## usb_top_level
module usb_top_level(
    input logic clk,
    input logic n_rst,
    input logic hsel,
    input logic [3:0] haddr,
    input logic [1:0] htrans,
    input logic  [1:0] hsize,
    input logic hwrite,
    input logic [31:0] hwdata,
    output logic [31:0] hrdata,
    output logic hresp,
    output logic hready,
    output logic d_mode,
    input logic d_plus_in,
    input logic d_minus_in,
    output logic d_plus_out,
    output logic d_minus_out,
    output logic [6:0] buffer_occupancy,
    output logic get_rx_data,
    output logic [3:0] tx_packet,
    output logic tx_transfer_active
);
clock: 8.44 ns
lec_check: 0
abc_area: 0
cap_margin: 30
cell_pad_in_sites_detail_placement: 0
cell_pad_in_sites_global_placement: 3
core_aspect_ratio: 0.66
core_margin: 2
core_utilization: 34
cts_cluster_size: 59
gpl_routability_driven: 1
gpl_timing_driven: 0
max_routing_layer: met5
min_routing_layer: met2
place_density: 0.51
setup_slack_margin: -0.49
slew_margin: 25
tns_end_percent: 30
run.sh (not shown) runs the stock make flow with config.mk's settings and CLKGATE_MAP_FILE=.
The starting point aborted during 5_1_grt with GRT-0116.
Next try:
ABC_AREA = not set   (was 0)
CAP_MARGIN = 20   (was 30)
CELL_PAD_IN_SITES_DETAIL_PLACEMENT = not set   (was 0)
CELL_PAD_IN_SITES_GLOBAL_PLACEMENT = not set   (was 3)
CORE_ASPECT_RATIO = not set   (was 0.66)
CORE_UTILIZATION = 45   (was 34)
CTS_CLUSTER_SIZE = not set   (was 59)
GPL_ROUTABILITY_DRIVEN = not set   (was 1)
GPL_TIMING_DRIVEN = not set   (was 0)
MAX_ROUTING_LAYER = not set   (was met5)
MIN_ROUTING_LAYER = not set   (was met2)
PLACE_DENSITY = not set   (was 0.51)
SETUP_SLACK_MARGIN = not set   (was -0.49)
SLEW_MARGIN = 20   (was 25)
TNS_END_PERCENT = not set   (was 30)
clock period = 10.0 ns   (was 8.44 ns; I/O delays follow)
Effect: With this change the flow completed with no timing, DRC or antenna violations. Area after synthesis stays the same. Synthesized cell count stays the same. Die size fell by 24%.

* * *

== red ==
Starting RTL as in the previous note.
==> flow/config.mk <==
export PLATFORM = sky130hd
export DESIGN_NAME = usb_top_level
export DESIGN_NICKNAME = usb_top_level
export VERILOG_FILES = /design/flow/design.v
export SDC_FILE = /design/flow/constraint.sdc
export NUM_CORES = 4
export LEC_CHECK = 0
export CAP_MARGIN = 20
export CORE_ASPECT_RATIO = 1.6
export CORE_MARGIN = 3
export CORE_UTILIZATION = 66
export GPL_TIMING_DRIVEN = 0
export MAX_ROUTING_LAYER = met4
export MIN_ROUTING_LAYER = met1
export PLACE_DENSITY_LB_ADDON = 0.17
export SETUP_SLACK_MARGIN = -0.07
export SLEW_MARGIN = 20
export TNS_END_PERCENT = 40
==> flow/constraint.sdc <==
create_clock -name core_clock -period 8.27 [get_ports {clk}]
set_input_delay 1.6540 -clock core_clock [delete_from_list [all_inputs] [get_ports {clk}]]
set_output_delay 1.6540 -clock core_clock [all_outputs]
set_load 0.01 [all_outputs]
red | ERROR | 5_1_grt
Input changes introduced in blue (baseline for comparison: red):
Settings: clearing MIN_ROUTING_LAYER, which used to be met1; swapping -0.07 for 1.33 in SETUP_SLACK_MARGIN; clearing PLACE_DENSITY_LB_ADDON, which used to be 0.17; swapping 3 for 2 in CORE_MARGIN; clearing CORE_ASPECT_RATIO, which used to be 1.6; clearing TNS_END_PERCENT, which used to be 40; clearing GPL_TIMING_DRIVEN, which used to be 0; clearing MAX_ROUTING_LAYER, which used to be met4; swapping 8.27 for 5.34 in the clock period (ns, I/O delays scaled along).
--- outcome ---
No stage failed in blue, and the final checks on the layout all came back clean.
Diff red -> blue: average instance area after synthesis saw little to no change; total placed instance area decreased by about 0.8% relative to the old numbers; number of distinct standard cells referenced by the synthesized netlist about even; register area share after synthesis ~0 delta.
Going from red to blue, die span in y shrinks by about 20%.
Looking at width of the chip across red and blue, the one that comes out lower is red.
The worst slack after detailed placement of blue is lower than that of red.
Compared to red, blue has total instance count after detailed placement 245 lower.
Taking red as the reference point, the buffer count from post-CTS setup fixing of blue rises by 16.
blue -> red: number of ports placed on the die boundary delta 0, exact match
| die area | lower: blue |
